Design soc_top, start of the top module:
module soc_top (
    input wire clk,
    input wire reset_n,
    input wire [31:0] cpu_addr,
    input wire [31:0] cpu_data_out,
    input wire cpu_write_enable,
    input wire cpu_read_enable,
    input wire cpu_interrupt_ack,
    output wire [31:0] cpu_data_in,
    output wire [7:0] led_out,
    output wire timer_interrupt,
    output wire [7:0] timer_count,
    output wire [31:0] ram_data_out,
    output wire [7:0] ram_addr_debug
);
    wire timer_select;
    wire led_select;
    wire ram_select;
    wire [31:0] timer_data_out;
    wire timer_ready;
    wire [31:0] led_data_out;
    wire led_ready;
    wire [31:0] ram_data_out_int;
    wire ram_ready;
    assign timer_select = (cpu_addr[31:16] == 16'h4000);   
    assign led_select   = (cpu_addr[31:16] == 16'h4001);   
    assign ram_select   = (cpu_addr[31:16] == 16'h2000);   
    assign cpu_data_in = timer_select ? timer_data_out :
                        led_select   ? led_data_out :
                        ram_select   ? ram_data_out_int :
                        32'h00000000;
    timer_peripheral timer_inst (
        .clk(clk),
        .reset_n(reset_n),
        .addr(cpu_addr[15:0]),
        .data_in(cpu_data_out),
        .data_out(timer_data_out),
        .write_enable(cpu_write_enable & timer_select),
        .read_enable(cpu_read_enable & timer_select),
        .interrupt(timer_interrupt),
        .interrupt_ack(cpu_interrupt_ack),
        .ready(timer_ready),
        .timer_count(timer_count)
    );
    led_gpio_peripheral led_inst (
        .clk(clk),
        .reset_n(reset_n),
        .addr(cpu_addr[15:0]),
        .data_in(cpu_data_out),
        .data_out(led_data_out),
        .write_enable(cpu_write_enable & led_select),
        .read_enable(cpu_read_enable & led_select),
        .led_out(led_out),
        .ready(led_ready)
    );
    memory_peripheral ram_inst (
        .clk(clk),
        .reset_n(reset_n),
        .addr(cpu_addr[15:0]),
        .data_in(cpu_data_out),
        .data_out(ram_data_out_int),
        .write_enable(cpu_write_enable & ram_select),
  ...
Settings: LEC_CHECK=0, CAP_MARGIN=20, CORE_MARGIN=2, CORE_UTILIZATION=72, CTS_CLUSTER_SIZE=14, SETUP_SLACK_MARGIN=0.86, SLEW_MARGIN=20; clock period 4.58 ns.
run.sh (not shown) runs the stock make flow with config.mk's settings and CLKGATE_MAP_FILE=.
The starting point ran to the end with no violations.
Edit:
Settings changed: CELL_PAD_IN_SITES_GLOBAL_PLACEMENT from default to 0, CORE_ASPECT_RATIO from default to 1.05, CTS_CLUSTER_DIAMETER from default to 25, CTS_CLUSTER_SIZE 14 to 58, MIN_ROUTING_LAYER from default to met1, PLACE_DENSITY_LB_ADDON from default to 0.1, SETUP_SLACK_MARGIN 0.86 to 1.18, TNS_END_PERCENT from default to 40.
Clock period 4.58 ns to 4.07 ns, I/O delays scaled along.
After rerunning: The new run did not get past global routing (5_1_grt); synthesized area is unchanged; die area stays flat; synthesized cell count stays the same.
Edit:
Settings changed: CAP_MARGIN 20 to 0, CELL_PAD_IN_SITES_DETAIL_PLACEMENT from default to 1, CELL_PAD_IN_SITES_GLOBAL_PLACEMENT 0 to default, CORE_ASPECT_RATIO 1.05 to default, CORE_MARGIN 2 to 4, CORE_UTILIZATION 72 to 35, CTS_CLUSTER_DIAMETER 25 to default, CTS_CLUSTER_SIZE 58 to default, GPL_TIMING_DRIVEN from default to 0, MIN_ROUTING_LAYER met1 to default, PLACE_DENSITY from default to 0.5, PLACE_DENSITY_LB_ADDON 0.1 to default, SETUP_SLACK_MARGIN 1.18 to 2.12, TNS_END_PERCENT 40 to default.
Clock period 4.07 ns to 9.53 ns, I/O delays scaled along.
Outcome: Now the flow produced a clean layout; die area went up by 110%; area after synthesis stays the same; synthesized cell count stays the same.
Edit:
Settings changed: CAP_MARGIN 0 to 20, CELL_PAD_IN_SITES_DETAIL_PLACEMENT 1 to default, CORE_MARGIN 4 to 2, CORE_UTILIZATION 35 to 66, GPL_TIMING_DRIVEN 0 to default, PLACE_DENSITY 0.5 to default, SETUP_SLACK_MARGIN 2.12 to default.
Clock period 9.53 ns to 5.46 ns, I/O delays scaled along.
What happened: Synthesized cell count does not change. Die size fell by about 50%. Clock-buffer cell count fell by 22. Routed wire length fell by about 37%.
Edit:
Settings changed: ABC_AREA from default to 1, CORE_UTILIZATION 66 to 49, CTS_CLUSTER_DIAMETER from default to 123, MIN_ROUTING_LAYER from default to met1, PLACE_DENSITY_LB_ADDON from default to 0.14, SETUP_SLACK_MARGIN from default to 1.39.
Clock period 5.46 ns to 10.8 ns, I/O delays scaled along.
=> Design area grows by 1.0%. Clock-buffer cell count fell by 7. Global-route usage is lower by 20 points. Cell count increases by 58%. Via count increases by 19%. Wire length drops by 15%. Worst setup slack is better by 2.8 ns. Total power fell by 48%. Worst hold slack is better by 0.25 ns. Synthesized cell count is higher by 74%. Clock power decreases by 47%.

* * *

soc_top again, from the RTL that the note above started with.
Design soc_top, start of the top module:
module soc_top (
    input wire clk,
    input wire reset_n,
    input wire [31:0] cpu_addr,
    input wire [31:0] cpu_data_out,
    input wire cpu_write_enable,
    input wire cpu_read_enable,
    input wire cpu_interrupt_ack,
    output wire [31:0] cpu_data_in,
    output wire [7:0] led_out,
    output wire timer_interrupt,
    output wire [7:0] timer_count,
    output wire [31:0] ram_data_out,
    output wire [7:0] ram_addr_debug
);
    wire timer_select;
    wire led_select;
    wire ram_select;
    wire [31:0] timer_data_out;
    wire timer_ready;
    wire [31:0] led_data_out;
    wire led_ready;
    wire [31:0] ram_data_out_int;
    wire ram_ready;
    assign timer_select = (cpu_addr[31:16] == 16'h4000);   
    assign led_select   = (cpu_addr[31:16] == 16'h4001);   
    assign ram_select   = (cpu_addr[31:16] == 16'h2000);   
    assign cpu_data_in = timer_select ? timer_data_out :
                        led_select   ? led_data_out :
                        ram_select   ? ram_data_out_int :
                        32'h00000000;
    timer_peripheral timer_inst (
        .clk(clk),
        .reset_n(reset_n),
        .addr(cpu_addr[15:0]),
        .data_in(cpu_data_out),
        .data_out(timer_data_out),
        .write_enable(cpu_write_enable & timer_select),
        .read_enable(cpu_read_enable & timer_select),
        .interrupt(timer_interrupt),
        .interrupt_ack(cpu_interrupt_ack),
        .ready(timer_ready),
        .timer_count(timer_count)
    );
    led_gpio_peripheral led_inst (
        .clk(clk),
        .reset_n(reset_n),
  ...
clock: 9.42 ns
lec_check: 0
abc_area: 0
cap_margin: 10
cell_pad_in_sites_global_placement: 1
core_aspect_ratio: 0.56
core_margin: 5
core_utilization: 36
gpl_routability_driven: 1
gpl_timing_driven: 0
min_routing_layer: met2
place_density: 0.72
slew_margin: 20
tns_end_percent: 90
The first run did not get past global routing (5_1_grt) with GRT-0116.
Change:
Settings changed: ABC_AREA 0 to unset, CAP_MARGIN 10 to 20, CELL_PAD_IN_SITES_GLOBAL_PLACEMENT 1 to unset, CORE_ASPECT_RATIO 0.56 to unset, CORE_MARGIN 5 to 2, CORE_UTILIZATION 36 to 72, CTS_CLUSTER_DIAMETER set to 354, CTS_CLUSTER_SIZE set to 14, GPL_ROUTABILITY_DRIVEN 1 to unset, GPL_TIMING_DRIVEN 0 to unset, MIN_ROUTING_LAYER met2 to unset, PLACE_DENSITY 0.72 to unset, PLACE_DENSITY_LB_ADDON set to 0.0, SETUP_SLACK_MARGIN set to 1.17, TNS_END_PERCENT 90 to unset.
Clock period 9.42 ns to 4.07 ns, I/O delays scaled along.
The changed run died in global routing (5_1_grt).
Die area drops by 51%.
Synthesized area does not change.
Synthesized cell count is unchanged.
Change:
Settings changed: CORE_UTILIZATION 72 to 64, CTS_CLUSTER_DIAMETER 354 to unset, CTS_CLUSTER_SIZE 14 to unset, PLACE_DENSITY_LB_ADDON 0.0 to unset, SETUP_SLACK_MARGIN 1.17 to unset.
Clock period 4.07 ns to 5.41 ns, I/O delays scaled along.
With this change the flow went through all stages and came out clean.
Die area rose by roughly a tenth.
Synthesized cell count stays the same.
Area after synthesis stays the same.

* * *

main:
Starting RTL as in the previous note.
==> flow/design.v (excerpt) <==
module soc_top (
    input wire clk,
    input wire reset_n,
    input wire [31:0] cpu_addr,
    input wire [31:0] cpu_data_out,
    input wire cpu_write_enable,
    input wire cpu_read_enable,
    input wire cpu_interrupt_ack,
    output wire [31:0] cpu_data_in,
    output wire [7:0] led_out,
    output wire timer_interrupt,
    output wire [7:0] timer_count,
    output wire [31:0] ram_data_out,
    output wire [7:0] ram_addr_debug
);
    wire timer_select;
    wire led_select;
    wire ram_select;
    wire [31:0] timer_data_out;
    wire timer_ready;
    wire [31:0] led_data_out;
    wire led_ready;
    wire [31:0] ram_data_out_int;
    wire ram_ready;
    assign timer_select = (cpu_addr[31:16] == 16'h4000);   
    assign led_select   = (cpu_addr[31:16] == 16'h4001);   
    assign ram_select   = (cpu_addr[31:16] == 16'h2000);   
    assign cpu_data_in = timer_select ? timer_data_out :
  ...
make LEC_CHECK=0 ABC_AREA=1 CAP_MARGIN=20 CELL_PAD_IN_SITES_GLOBAL_PLACEMENT=2 CORE_ASPECT_RATIO=0.56 CORE_MARGIN=5 CORE_UTILIZATION=36 GPL_ROUTABILITY_DRIVEN=0 MIN_ROUTING_LAYER=met2 PLACE_DENSITY=0.72 SLEW_MARGIN=20 TNS_END_PERCENT=90 finish   # period 9.42 ns
For the feature branch, these inputs were changed with respect to main:
Settings: TNS_END_PERCENT removed (was 90); CELL_PAD_IN_SITES_GLOBAL_PLACEMENT removed (was 2); ABC_AREA removed (was 1); SETUP_SLACK_MARGIN newly set to 1.18; CTS_CLUSTER_SIZE newly set to 37; CORE_MARGIN changed from 5 to 2; CORE_UTILIZATION changed from 36 to 72; CORE_ASPECT_RATIO removed (was 0.56); CTS_CLUSTER_DIAMETER newly set to 318; MIN_ROUTING_LAYER removed (was met2); PLACE_DENSITY changed from 0.72 to 0.35; GPL_ROUTABILITY_DRIVEN removed (was 0); the clock period (ns, I/O delays scaled along) changed from 9.42 to 4.06.
## What came out
The feature branch | ERROR | global routing. Lower number of distinct standard cells referenced by the synthesized netlist was reported by main, not the feature branch. Taking main as the reference point, the and-or/or-and share of the synthesized area of the feature branch falls by 2.7 points. main → the feature branch: portion of netlist area occupied by mux cells up 26 points; worst slack at placement down 3.05 ns; netlist area before placement down about 3.7%; area of the core region down 0.14 mm². The feature branch vs. main: die area -53%; synthesized cell count -5095; share of async-settable or async-resettable flops after synthesis ~0 delta. Relative to main, Yosys chip area decreased by about 3.7% in the feature branch.

* * *

soc_top again, from the RTL that the note above started with.
make LEC_CHECK=0 CAP_MARGIN=20 CORE_MARGIN=2 CORE_UTILIZATION=72 CTS_CLUSTER_DIAMETER=30 CTS_CLUSTER_SIZE=37 PLACE_DENSITY=0.65 SETUP_SLACK_MARGIN=1.17 SLEW_MARGIN=20 TNS_END_PERCENT=5 finish   # period 4.06 ns
The starting point finished with timing, DRC and antenna clean.
Change:
- CORE_UTILIZATION: 72 -> 35
- CTS_CLUSTER_DIAMETER: 30 -> not set
- CTS_CLUSTER_SIZE: 37 -> not set
- PLACE_DENSITY: 0.65 -> 0.5
- SETUP_SLACK_MARGIN: 1.17 -> not set
- TNS_END_PERCENT: 5 -> not set
- clock period: 4.06 -> 7.31 ns (I/O delays scaled with it)
=>
- The changed run ran to the end with no violations
- total power drops by about 60%
- routed wire length drops by about 0.6%
- worst setup slack gains 0.73 ns
- non-clock buffer count drops by 354
- first-iteration DRC count drops by about 46%
- flip-flop count stays the same
Change:
- ABC_AREA: not set -> 1
- CAP_MARGIN: 20 -> 10
- CELL_PAD_IN_SITES_GLOBAL_PLACEMENT: not set -> 1
- CORE_ASPECT_RATIO: not set -> 0.56
- CORE_MARGIN: 2 -> 5
- CORE_UTILIZATION: 35 -> 36
- GPL_ROUTABILITY_DRIVEN: not set -> 1
- GPL_TIMING_DRIVEN: not set -> 0
- MIN_ROUTING_LAYER: not set -> met2
- TNS_END_PERCENT: not set -> 90
- clock period: 7.31 -> 9.42 ns (I/O delays scaled with it)
=>
- The changed run failed in 5_1_grt
- synthesized area is higher by 3.8%
- die area went up by 3.4%
- synthesized cell count grows by about 70%
Change:
- ABC_AREA: 1 -> not set
- CAP_MARGIN: 10 -> 20
- CELL_PAD_IN_SITES_GLOBAL_PLACEMENT: 1 -> not set
- CORE_ASPECT_RATIO: 0.56 -> not set
- CORE_MARGIN: 5 -> 2
- CORE_UTILIZATION: 36 -> 72
- CTS_CLUSTER_SIZE: not set -> 54
- GPL_ROUTABILITY_DRIVEN: 1 -> not set
- GPL_TIMING_DRIVEN: 0 -> not set
- MIN_ROUTING_LAYER: met2 -> not set
- PLACE_DENSITY: 0.5 -> 0.65
- TNS_END_PERCENT: 90 -> not set
- clock period: 9.42 -> 4.06 ns (I/O delays scaled with it)
Result: With this change the flow finished with timing, DRC and antenna clean; synthesized cell count decreases by about 43%; die size goes down by about 50%; area after synthesis came out lower by 3.7%.
Change:
- CORE_UTILIZATION: 72 -> 35
- CTS_CLUSTER_SIZE: 54 -> not set
- PLACE_DENSITY: 0.65 -> 0.5
- clock period: 4.06 -> 10.0 ns (I/O delays scaled with it)
The changed run finished with timing, DRC and antenna clean.
Sequential cell count stays the same.
Setup slack gains 2.7 ns.
Design area falls by 2.1%.
No activity file was given, so power comes from the tool's default toggle rates.
